Setup of try-zinc:
Design chip_top, start of the top module:
module chip_top
  ( input          clk_i
  , input          reset_i
  , input          v_i
  , input  [31:0]  a_i
  , input  [31:0]  b_i
  , output         v_o
  , output [63:0]  c_o
  );
  reg        v_r, v_o_r;
  reg [31:0] a_r, b_r;
  reg [63:0] c_r;
  wire [63:0] c_n;
  multiplier #(.width_p(32)) MULT
    (.a_i(a_r)
    ,.b_i(b_r)
    ,.c_o(c_n)
    );
  always @(posedge clk_i) begin
    if (reset_i) begin
      v_r   <= 1'b0;
      v_o_r <= 1'b0;
    end else begin
      v_r   <= v_i;
      v_o_r <= v_r;
    end
    a_r <= a_i;
    b_r <= b_i;
    c_r <= c_n;
  end
  assign v_o = v_o_r;
  assign c_o = c_r;
endmodule
clock: 6.79 ns
lec_check: 0
cap_margin: 30
cell_pad_in_sites_detail_placement: 1
cell_pad_in_sites_global_placement: 2
core_margin: 3
core_utilization: 35
cts_cluster_diameter: 332
cts_cluster_size: 48
gpl_timing_driven: 0
hold_slack_margin: 0.12
max_routing_layer: met5
min_routing_layer: met1
place_density: 0.37
slew_margin: 10
tns_end_percent: 35
run.sh (not shown) runs the stock make flow with config.mk's settings and CLKGATE_MAP_FILE=.
| try-zinc | all stages done | FAIL | setup timing |
## Diff of input files: try-violet against try-zinc
Settings: a change of PLACE_DENSITY from 0.37 to 0.67; a deleted CELL_PAD_IN_SITES_DETAIL_PLACEMENT that had been 1; a deleted MIN_ROUTING_LAYER that had been met1; a change of CORE_MARGIN from 3 to 2; a deleted HOLD_SLACK_MARGIN that had been 0.12; a deleted CTS_CLUSTER_DIAMETER that had been 332; a deleted MAX_ROUTING_LAYER that had been met5; a deleted TNS_END_PERCENT that had been 35; a change of SLEW_MARGIN from 10 to 20; a change of CORE_UTILIZATION from 35 to 72; a deleted CTS_CLUSTER_SIZE that had been 48; a deleted CELL_PAD_IN_SITES_GLOBAL_PLACEMENT that had been 2; a deleted GPL_TIMING_DRIVEN that had been 0; a change of CAP_MARGIN from 30 to 20; a change of the clock period (ns, I/O delays scaled along) from 6.79 to 7.06.
## What came out
Layout checks on try-violet: not met. Flow itself completed; violations: setup timing.
try-zinc has lower worst reg-to-reg path cell count than try-violet.
Going from try-zinc to try-violet, worst hold slack after final layout went down by 4.1 ps; setup slack went up by 820 ps; sequential share of cell area was more or less identical.
The following lists how try-raven was set up differently from try-violet:
Settings: clearing PLACE_DENSITY, which used to be 0.67; putting CTS_CLUSTER_DIAMETER at 234 where nothing was set; putting CTS_CLUSTER_SIZE at 100 where nothing was set; swapping 72 for 62 in CORE_UTILIZATION; swapping 7.06 for 7.5 in the clock period (ns, I/O delays scaled along).
==> results <==
- try-raven went all the way through synthesis, placement and routing and the layout is clean on timing, DRC and antenna.
- From try-violet to try-raven the numbers moved as follows: clock skew went down by 12 ps; detailed-route via count went down by 2011; final cycle utilization of the critical path went down by 6.8 points.
- Run comparison: try-violet cell at the slowest stage of the critical path sky130_fd_sc_hd__fa_2; try-raven cell at the slowest stage of the critical path sky130_fd_sc_hd__fa_1
Edits applied to the flow inputs when going from try-raven to try-ember:
Settings: CORE_MARGIN: 2 -> 6; CTS_CLUSTER_DIAMETER: 234 -> unset; CTS_CLUSTER_SIZE: 100 -> 14; PLACE_DENSITY_LB_ADDON: unset -> 0.07; HOLD_SLACK_MARGIN: unset -> 0.15; CORE_UTILIZATION: 62 -> 40; GPL_TIMING_DRIVEN: unset -> 0.
Notes after the runs:
- Having completed the whole flow, try-raven delivered a layout that passed the timing, design-rule and antenna checks.
- Nothing crashed in try-ember and all stages finished; the problem is that the final layout failed, the offending checks being setup timing.
- NOTE: fmax in try-ember falls short of that of try-raven
- Compared with try-raven, try-ember shows global-route usage lower by 6.6 points.
- Combined flip-flop and latch cell area, try-ember and try-raven: smaller value in try-raven
- The routed wire length of try-ember was inferior to that of try-raven.
#### Input delta (try-garnet over try-ember)
Settings: CORE_UTILIZATION: 40 -> 71; CTS_CLUSTER_DIAMETER: unset -> 234; CAP_MARGIN: 20 -> 40; CTS_CLUSTER_SIZE: 14 -> 100; TNS_END_PERCENT: unset -> 95; HOLD_SLACK_MARGIN: 0.15 -> unset; GPL_TIMING_DRIVEN: 0 -> unset; CORE_MARGIN: 6 -> 2; PLACE_DENSITY_LB_ADDON: 0.07 -> unset.
Across try-ember and try-garnet, a clean result was obtained everywhere but in try-ember. The met3 wirelength from detailed routing in try-garnet was higher than what try-ember gave. The lower via total after detailed routing of try-garnet and try-ember is in try-ember. Taking try-ember as the reference, in try-garnet chip area fell about 46%, number of inserted filler cells in the final layout now smaller. Re relative area change from synthesis to final layout: try-garnet and try-ember aren't equal, and the lower value belongs to try-garnet. Going from try-ember to try-garnet, final design area excluding fillers shrank by a few percent.
Here is what was changed in the inputs of try-xenon compared with try-garnet.
Settings: changing CTS_CLUSTER_SIZE from 100 to 96; setting CORE_ASPECT_RATIO to 1.31 for the first time; setting ABC_AREA to 1 for the first time; changing CAP_MARGIN from 40 to 20; changing SLEW_MARGIN from 20 to 0; changing TNS_END_PERCENT from 95 to 25; changing CORE_UTILIZATION from 71 to 32; changing CTS_CLUSTER_DIAMETER from 234 to 301.
try-xenon finished all stages; the layout is clean.
try-garnet vs try-xenon, worst setup path endpoint: c_r[63] vs c_r[62]
The standard cells in try-xenon occupy more silicon area than those in try-garnet do.
The core of try-xenon is less densely filled than that of try-garnet.
Compared with try-garnet, try-xenon shows sequential standard cell area that has gone down by a few percent.
When try-xenon is measured against try-garnet, its overall global routing resource usage turns out 21 points lower.
Compared with try-garnet, try-xenon has extra setup slack.

* * *

Starting RTL as in the previous note.
==> flow/design.v (excerpt) <==
module chip_top
  ( input          clk_i
  , input          reset_i
  , input          v_i
  , input  [31:0]  a_i
  , input  [31:0]  b_i
  , output         v_o
  , output [63:0]  c_o
  );
==> flow/config.mk <==
export PLATFORM = sky130hd
export DESIGN_NAME = chip_top
export DESIGN_NICKNAME = chip_top
export VERILOG_FILES = /design/flow/design.v
export SDC_FILE = /design/flow/constraint.sdc
export NUM_CORES = 4
export LEC_CHECK = 0
export ABC_AREA = 1
export CAP_MARGIN = 20
export CORE_MARGIN = 2
export CORE_UTILIZATION = 72
export CTS_CLUSTER_DIAMETER = 330
export CTS_CLUSTER_SIZE = 97
export PLACE_DENSITY = 0.38
export SETUP_SLACK_MARGIN = 1.04
export SLEW_MARGIN = 20
export TNS_END_PERCENT = 10
==> flow/constraint.sdc <==
create_clock -name core_clock -period 3.47 [get_ports {clk_i}]
set_input_delay 0.6940 -clock core_clock [delete_from_list [all_inputs] [get_ports {clk_i}]]
set_output_delay 0.6940 -clock core_clock [all_outputs]
set_load 0.01 [all_outputs]
The first run completed, yet does not pass: negative setup slack.
Next try:
ABC_AREA = unset   (was 1)
CAP_MARGIN = 40   (was 20)
CTS_CLUSTER_DIAMETER = unset   (was 330)
CTS_CLUSTER_SIZE = unset   (was 97)
PLACE_DENSITY = unset   (was 0.38)
SETUP_SLACK_MARGIN = unset   (was 1.04)
TNS_END_PERCENT = unset   (was 10)
clock period = 7.27 ns   (was 3.47 ns; I/O delays follow)
=> The changed run finished but fails on negative setup slack. Routed wire length fell by about a fifth. Critical path depth fell by 3. Cell area fell by roughly a tenth. Maximum frequency fell by a little under a tenth. Synthesized cell count fell by a quarter to a third.

* * *

The RTL this note starts from:
==> flow/design.v <==
module multiplier #(parameter width_p="inv")
  ( input      [width_p-1:0] a_i
  , input      [width_p-1:0] b_i
  , output [(2*width_p)-1:0] c_o
  );
  assign c_o = a_i * b_i;
endmodule
module chip_top
  ( input          clk_i
  , input          reset_i
  , input          v_i
  , input  [31:0]  a_i
  , input  [31:0]  b_i
  , output         v_o
  , output [63:0]  c_o
  );
  reg        v_r, v_o_r;
  reg [31:0] a_r, b_r;
  reg [63:0] c_r;
  wire [63:0] c_n;
  multiplier #(.width_p(32)) MULT
    (.a_i(a_r)
    ,.b_i(b_r)
    ,.c_o(c_n)
    );
  always @(posedge clk_i) begin
    if (reset_i) begin
      v_r   <= 1'b0;
      v_o_r <= 1'b0;
    end else begin
      v_r   <= v_i;
      v_o_r <= v_r;
    end
    a_r <= a_i;
    b_r <= b_i;
    c_r <= c_n;
  end
  assign v_o = v_o_r;
  assign c_o = c_r;
endmodule
==> flow/config.mk <==
export PLATFORM = sky130hd
export DESIGN_NAME = chip_top
export DESIGN_NICKNAME = chip_top
export VERILOG_FILES = /design/flow/design.v
export SDC_FILE = /design/flow/constraint.sdc
export NUM_CORES = 4
export LEC_CHECK = 0
export ABC_AREA = 1
export CAP_MARGIN = 20
export CORE_MARGIN = 2
export CORE_UTILIZATION = 72
export CTS_CLUSTER_DIAMETER = 330
export CTS_CLUSTER_SIZE = 97
export PLACE_DENSITY = 0.41
export SETUP_SLACK_MARGIN = 1.01
export SLEW_MARGIN = 20
export TNS_END_PERCENT = 10
==> flow/constraint.sdc <==
create_clock -name core_clock -period 3.47 [get_ports {clk_i}]
set_input_delay 0.6940 -clock core_clock [delete_from_list [all_inputs] [get_ports {clk_i}]]
set_output_delay 0.6940 -clock core_clock [all_outputs]
set_load 0.01 [all_outputs]
The starting point finished but failed the layout checks on setup timing.
Next try:
Settings changed: ABC_AREA 1 to unset, CORE_UTILIZATION 72 to 66, CTS_CLUSTER_DIAMETER 330 to unset, CTS_CLUSTER_SIZE 97 to unset, PLACE_DENSITY 0.41 to unset, SETUP_SLACK_MARGIN 1.01 to unset, TNS_END_PERCENT 10 to unset.
Clock period 3.47 ns to 6.23 ns, I/O delays scaled along.
Outcome: The changed run completed, yet does not pass: setup timing; cell area is lower by a few percent; non-clock buffer count grows by 81; cell count falls by about a fifth; wire length decreases by about a fifth; utilization goes down by 6.2 points; maximum frequency fell by a little under a tenth; worst setup slack improves by 2.2 ns; count of clock-buffer cells in the layout grows by 1.
Next try:
Settings changed: CORE_UTILIZATION 66 to 72, PLACE_DENSITY set to 0.67.
Clock period 6.23 ns to 4.08 ns, I/O delays scaled along.
Effect: The new run aborted during global routing. Die size is lower by about 8%. Synthesized cell count does not change. Synthesized area stays the same.
Next try:
Settings changed: CORE_UTILIZATION 72 to 40, PLACE_DENSITY 0.67 to unset.
Clock period 4.08 ns to 7.5 ns, I/O delays scaled along.
Now the flow passed the timing, design-rule and antenna checks.
Synthesized cell count is unchanged.
Synthesized area is unchanged.
Die size went up by well over a third.
Next try:
Settings changed: CELL_PAD_IN_SITES_GLOBAL_PLACEMENT set to 3, CTS_CLUSTER_SIZE set to 57, HOLD_SLACK_MARGIN set to 0.14, MIN_ROUTING_LAYER set to met2.
The new run reached the layout checks and failed them: setup timing.
Final cell count goes up by 2.0%.
Setup slack got worse by 0.24 ns.
Area after synthesis stays the same.
Sequential share of layout area stays flat.
Design area goes up by 3.5%.
Critical path depth goes up by 3.

* * *

## red
Starts from the design.v that is shown in full above.
==> flow/config.mk <==
export PLATFORM = sky130hd
export DESIGN_NAME = chip_top
export DESIGN_NICKNAME = chip_top
export VERILOG_FILES = /design/flow/design.v
export SDC_FILE = /design/flow/constraint.sdc
export NUM_CORES = 4
export LEC_CHECK = 0
export ABC_AREA = 0
export CAP_MARGIN = 20
export CELL_PAD_IN_SITES_GLOBAL_PLACEMENT = 1
export CORE_MARGIN = 9
export CORE_UTILIZATION = 40
export CTS_CLUSTER_DIAMETER = 391
export CTS_CLUSTER_SIZE = 84
export HOLD_SLACK_MARGIN = 0.14
export MAX_ROUTING_LAYER = met5
export MIN_ROUTING_LAYER = met2
export SETUP_SLACK_MARGIN = 0.34
export SLEW_MARGIN = 20
==> flow/constraint.sdc <==
create_clock -name core_clock -period 7.5 [get_ports {clk_i}]
set_input_delay 1.5000 -clock core_clock [delete_from_list [all_inputs] [get_ports {clk_i}]]
set_output_delay 1.5000 -clock core_clock [all_outputs]
set_load 0.01 [all_outputs]
[flow] red | stages: complete | final checks: fail | reason: negative setup slack
Modified inputs, blue compared to red
- CTS_CLUSTER_SIZE: 84 -> 57
- CELL_PAD_IN_SITES_GLOBAL_PLACEMENT: 1 -> 3
- SETUP_SLACK_MARGIN: 0.34 -> unset
- ABC_AREA: 0 -> 1
==> comparison <==
- Relative to red, the non-clock buffer count measured on blue has decreased by more than half.
- blue | status: complete | timing, DRC, antenna: pass
- Setup WNS red -> blue: better
- [compare] base=red new=blue: met2 wire length shows an increase of 4500 µm, share of final layout cell area taken by clock buffers and inverters shows no meaningful change, overall die area shows an increase of 7.4%.
Changes in green relative to blue:
- clearing HOLD_SLACK_MARGIN, which used to be 0.14
- swapping 9 for 2 in CORE_MARGIN
- clearing MAX_ROUTING_LAYER, which used to be met5
- swapping 40 for 48 in CORE_UTILIZATION
- clearing MIN_ROUTING_LAYER, which used to be met2
- clearing ABC_AREA, which used to be 1
- clearing CELL_PAD_IN_SITES_GLOBAL_PLACEMENT, which used to be 3
- putting SETUP_SLACK_MARGIN at -0.7 where nothing was set
- swapping 57 for 15 in CTS_CLUSTER_SIZE
- clearing CTS_CLUSTER_DIAMETER, which used to be 391
==> comparison <==
Across blue and green, a clean result was obtained everywhere but in green. No crash in green: every stage finished, but the layout fails its final checks due to negative setup slack. Diff blue -> green: met2 layer usage reported by global route saw an increase, synthesized cell area decreased about 7%, non-clock buffer count has increased, detail-routed via count per cell dropped about 20%, final design area excluding fillers down 4.0%. Taking blue as the reference, in green cell count down 22%, path length in cells of the critical path grew by 2, total length of routed met3 wires now smaller, post-synthesis sequential area ratio increased by 0.53 points relative to the old numbers.
diff inputs: green => orange
- setting ABC_AREA to 1 for the first time
- setting CTS_CLUSTER_DIAMETER to 235 for the first time
- setting PLACE_DENSITY_LB_ADDON to 0.24 for the first time
- setting TNS_END_PERCENT to 25 for the first time
- changing CORE_UTILIZATION from 48 to 72
- removing SETUP_SLACK_MARGIN (formerly -0.7)
- changing SLEW_MARGIN from 20 to 0
- changing CTS_CLUSTER_SIZE from 15 to 96
[summary]
- orange: all stages complete, timing, DRC and antenna checks passed
- Core utilization in orange is 23 points above green.
- green reports its launching instance or port of the critical path as a_r[11] while orange reports a_r[14].
- orange does better than green on top achievable clock speed.
- Final critical-path required period delta (orange − green): favourable
- Note that the first-pass GRT wire length recorded for green amounts to 0.934 times the value seen in orange.
- Compared to green, orange shows a wider setup margin.
What purple does differently from orange at the input level:
- TNS_END_PERCENT now 10, was 25
- CORE_ASPECT_RATIO now 0.5, previously not set
- ABC_AREA no longer set, was 1
- CTS_CLUSTER_SIZE now 100, was 96
- SLEW_MARGIN now 20, was 0
- CTS_CLUSTER_DIAMETER now 234, was 235
- CAP_MARGIN now 0, was 20
- CORE_UTILIZATION now 70, was 72
- PLACE_DENSITY_LB_ADDON no longer set, was 0.24
==> comparison <==
- A critical path startpoint of a_r[14] is what orange shows, while a_r[24] belongs to purple.
- Cmp orange and purple / sequential cell area share / higher: purple
- Relative to orange, fraction of the cycle the final worst path needs has gone up in purple.
- purple ends up with lower number of instances in the synthesized netlist than orange does.
- Total routed wirelength in purple is 7.4% lower than in orange
- orange → purple: number of non-clock buffers in the layout climbed 171; area occupied by multi-input gates climbed 2.5%; global-route usage dropped 3.6 points.
- When the final numbers for orange and purple were put side by side, the standard cell core area turned out to be greater in orange.
- Diff orange and purple: met3 routed wirelength higher in orange

* * *

alpha:
RTL: the design.v shown in full above, as it stands there.
==> flow/config.mk <==
export PLATFORM = sky130hd
export DESIGN_NAME = chip_top
export DESIGN_NICKNAME = chip_top
export VERILOG_FILES = /design/flow/design.v
export SDC_FILE = /design/flow/constraint.sdc
export NUM_CORES = 4
export LEC_CHECK = 0
export CAP_MARGIN = 20
export CORE_MARGIN = 2
export CORE_UTILIZATION = 67
export CTS_CLUSTER_SIZE = 89
export SETUP_SLACK_MARGIN = 1.22
export SLEW_MARGIN = 20
==> flow/constraint.sdc <==
create_clock -name core_clock -period 6.99 [get_ports {clk_i}]
set_input_delay 1.3980 -clock core_clock [delete_from_list [all_inputs] [get_ports {clk_i}]]
set_output_delay 1.3980 -clock core_clock [all_outputs]
set_load 0.01 [all_outputs]
The layout from alpha, despite a flow that completed every stage, fails the layout checks, with the failing checks listed as setup timing.
[inputs] beta vs alpha
# alpha
export LEC_CHECK = 0
export CAP_MARGIN = 20
export CORE_MARGIN = 2
export CORE_UTILIZATION = 67
export CTS_CLUSTER_SIZE = 89
export SETUP_SLACK_MARGIN = 1.22
export SLEW_MARGIN = 20
create_clock -name core_clock -period 6.99 [get_ports {clk_i}]
# beta
export LEC_CHECK = 0
export CAP_MARGIN = 20
export CORE_MARGIN = 2
export CORE_UTILIZATION = 58
export HOLD_SLACK_MARGIN = 0.3
export SETUP_SLACK_MARGIN = 1.22
export SLEW_MARGIN = 20
export TNS_END_PERCENT = 40
create_clock -name core_clock -period 4.25 [get_ports {clk_i}]
### Flow results
Diff alpha -> beta | global routing met3 resource utilization | decrease of 3.0 points
The layout from beta, despite a flow that completed every stage, fails the layout checks, with the failing checks listed as setup timing.
Taking alpha as the reference point, the number of gates given a new drive strength after cts of beta falls by about 14%.
beta against alpha: total number of vias went down 551, relative slew slack went up 22 points, final-layout clock buffer total went down 2, routed wire length held.
Cmp beta vs alpha: register fraction of the total cell area lower in beta
Input changes introduced in gamma (baseline for comparison: beta):
# beta
export LEC_CHECK = 0
export CAP_MARGIN = 20
export CORE_MARGIN = 2
export CORE_UTILIZATION = 58
export HOLD_SLACK_MARGIN = 0.3
export SETUP_SLACK_MARGIN = 1.22
export SLEW_MARGIN = 20
export TNS_END_PERCENT = 40
create_clock -name core_clock -period 4.25 [get_ports {clk_i}]
# gamma
export LEC_CHECK = 0
export CAP_MARGIN = 0
export CORE_MARGIN = 2
export CORE_UTILIZATION = 70
export CTS_CLUSTER_SIZE = 46
export HOLD_SLACK_MARGIN = 0.3
export SETUP_SLACK_MARGIN = -0.2
export SLEW_MARGIN = 20
export TNS_END_PERCENT = 40
create_clock -name core_clock -period 6.19 [get_ports {clk_i}]
- gamma against beta: floorplan net count barely changed.
- Going from beta to gamma, the count of non-filler cells in the finished layout was found to have gone down by 156.
- Compared with beta, in gamma aggregate negative setup slack went up 92.08 ns; final instance area decreased about 2.6%; maximum number of pins on one net before global-route repair has decreased.
- Between beta and gamma, the flow reports number of gates resized after CTS decreasing by more than a quarter.
- Run comparison: beta launching element of the worst setup path a_r[11]$_DFF_P_; gamma launching element of the worst setup path b_r[8]$_DFF_P_
- On placeable core region, gamma does better than beta.
- Although it ran to completion, gamma produced a layout that fails the final checks because of setup timing.
- beta ran in full, but the layout does not pass; the checks complain about setup timing.
- Higher fraction of area in registers was reported by gamma, not beta.
Edits applied to the flow inputs when going from gamma to delta:
# gamma
export LEC_CHECK = 0
export CAP_MARGIN = 0
export CORE_MARGIN = 2
export CORE_UTILIZATION = 70
export CTS_CLUSTER_SIZE = 46
export HOLD_SLACK_MARGIN = 0.3
export SETUP_SLACK_MARGIN = -0.2
export SLEW_MARGIN = 20
export TNS_END_PERCENT = 40
create_clock -name core_clock -period 6.19 [get_ports {clk_i}]
# delta
export LEC_CHECK = 0
export CAP_MARGIN = 20
export CORE_MARGIN = 2
export CORE_UTILIZATION = 25
export SLEW_MARGIN = 20
create_clock -name core_clock -period 7.35 [get_ports {clk_i}]
- delta: all stages done; final checks FAILED (setup timing).
- STATUS run=gamma STAGES=ALL_DONE FINAL_CHECKS=FAILED CAUSE=setup timing
- Layout overhead on the synthesized area (delta over gamma): increase, 5.1 points
- From gamma to delta the numbers moved as follows: die area increased by about 180% relative to the old numbers; total length of routed wires -3.7%; TritonCTS buffer count barely changed.
For epsilon, these inputs were changed with respect to delta:
# delta
export LEC_CHECK = 0
export CAP_MARGIN = 20
export CORE_MARGIN = 2
export CORE_UTILIZATION = 25
export SLEW_MARGIN = 20
create_clock -name core_clock -period 7.35 [get_ports {clk_i}]
# epsilon
export LEC_CHECK = 0
export CAP_MARGIN = 20
export CORE_MARGIN = 2
export CORE_UTILIZATION = 65
export SLEW_MARGIN = 20
create_clock -name core_clock -period 6.12 [get_ports {clk_i}]
- Each of delta and epsilon falls short of a clean finish.
- Completing all stages was not enough for delta: its layout failed the final checks because of setup timing.
- In epsilon the implementation ran to completion but is not tape-out ready, as the final checks report setup timing.
- epsilon ended up with a higher wire length than delta did.
- Between epsilon and delta, it is epsilon whose die area is lower, by 0.089 mm^2.
- delta → epsilon: global-route wire length before repair higher.
- The lower remaining max-slew budget at the tightest pin of delta and epsilon is in delta.
- Design area was lower in epsilon than in delta.
- Hold slack is higher on delta
- In epsilon the die span in x turned out 140 um lower than in delta.
- Diff delta -> epsilon | non-clock buffer count | up by more than 10%
- In epsilon relative to delta, critical path depth had gone down by more than 10%.
